==> inputs of run M <==
// SP
module SP(
	clk,
	rst_n,
	in_valid,
	in_data,
	in_mode,
	out_valid,
	out_data
);
clock: 8.32 ns
lec_check: 0
cap_margin: 0
core_margin: 2
core_utilization: 72
max_routing_layer: met4
place_density: 0.63
slew_margin: 20
run.sh (not shown) runs the stock make flow with config.mk's settings and CLKGATE_MAP_FILE=.
==> run F: changes against run M <==
--- a/flow/config.mk
+++ b/flow/config.mk
@@ -7,7 +7,11 @@
 export LEC_CHECK = 0
 export CAP_MARGIN = 0
+export CELL_PAD_IN_SITES_DETAIL_PLACEMENT = 0
+export CORE_ASPECT_RATIO = 0.99
 export CORE_MARGIN = 2
 export CORE_UTILIZATION = 72
-export MAX_ROUTING_LAYER = met4
-export PLACE_DENSITY = 0.63
+export CTS_CLUSTER_SIZE = 73
+export PLACE_DENSITY_LB_ADDON = 0.0
+export SETUP_SLACK_MARGIN = 2.11
 export SLEW_MARGIN = 20
+export TNS_END_PERCENT = 100
==> flow/constraint.sdc (replaced) <==
create_clock -name core_clock -period 7.44 [get_ports {clk}]
set_input_delay 1.4880 -clock core_clock [delete_from_list [all_inputs] [get_ports {clk}]]
set_output_delay 1.4880 -clock core_clock [all_outputs]
set_load 0.01 [all_outputs]
==> run summary <==
Figures from the flow reports.

Run status:
- The run finished with no timing, DRC or antenna violations.

Pwr:
- The run puts the power dissipated by switching net loads at 9.00 mW.
- The run gives the internal power component as 9.50 mW.
- The clock network accounts for 17.3% of the total power.
- For the combinational group, total power comes out at 11.6 mW.

Timing:
- Endpoints with negative setup slack in the final report add up to 0.

Drt:
- The run puts the via density per instance at 6.34.

GRT:
- The run gives the number of antenna violations at the first check in global routing as 20.

Finish:
- The run puts the multi-input combinational cell area at 0.0572 sq mm.
- The layout has 7,664 filler cells.
- The run puts the final cell utilization of the core at 77.4%.

Flow run:
- The tool warning count for the run is 60.
The numbers above come from run M.

==> run summary <==
Figures from the flow reports.

Timing:
- The run gives the final worst-path setup slack as -0.0445 ns.
- Setup violations remaining at the end of the flow were counted as 10.

Run status:
- The reasons given for failing layout checks are negative setup slack.
- The flow ran to the end, but the layout failed its checks.

Pwr:
- The run gives the internal power component as ~14 mW.

GRT:
- The run gives the number of antenna violations at the first check in global routing as 12.
The numbers above come from run F.


========
==> inputs of run a <==
Starting RTL as in the previous note.
make LEC_CHECK=0 CAP_MARGIN=20 CORE_MARGIN=2 CORE_UTILIZATION=72 CTS_CLUSTER_SIZE=77 PLACE_DENSITY_LB_ADDON=0.0 SLEW_MARGIN=20 finish   # period 7.24 ns
==> run b: changes against run a <==
- CORE_UTILIZATION: 72 -> 40
- CTS_CLUSTER_SIZE: 77 -> default
- PLACE_DENSITY_LB_ADDON: 0.0 -> default
==> flow/constraint.sdc (replaced) <==
create_clock -name core_clock -period 9.0 [get_ports {clk}]
set_input_delay 1.8000 -clock core_clock [delete_from_list [all_inputs] [get_ports {clk}]]
set_output_delay 1.8000 -clock core_clock [all_outputs]
set_load 0.01 [all_outputs]
==> qor summary <==
Slowest stage delay, CP: run b 1.05 ns; run a 0.57 ns
End of the worst register-to-register path: run b mod_func[0].U_mod.in_r[9]$_DFFE_PN0P_; run a mod_func[1].U_mod.in_r[8]$_DFFE_PN0P_
Worst vdd rail ir drop: run b 0.556 mV; run a 0.823 mV
Reported net switching power: run b 8.29 mW; run a 11.7 mW
Critical path arrival: run b 9.03 ns; run a 8.09 ns
Clock insertion delay at the later pin of the skew report: run b 0.71 ns; run a 0.65 ns
Fin area: run b 84,100 µm²; run a 91,300 µm²
Register fraction of the total cell area: run b 16.4%; run a 15.2%
Placement Setup Slack: run b 0.467 ns; run a -0.497 ns
Total power per unit cell area: run b 202 nW/µm²; run a 273 nW/µm²
Clk pwr share: run b 18.4%; run a 14.4%
Area growth from synthesis to final layout: run b 7.54%; run a 16.7%
Comb pwr share: run b 61.1%; run a 68.9%
Stages on the worst setup path: run b 28; run a 33
Pin slew with the least headroom to its limit: run b 1.24 ns; run a 1.22 ns
Outcome: run b finished clean; run a complete, but fails checks
Layout check failures: run b -; run a negative setup slack
Number of buffers created by CTS: run b 73; run a 67
Post_cts resized: run b 0; run a 186
No activity file was given, so power comes from the tool's default toggle rates.
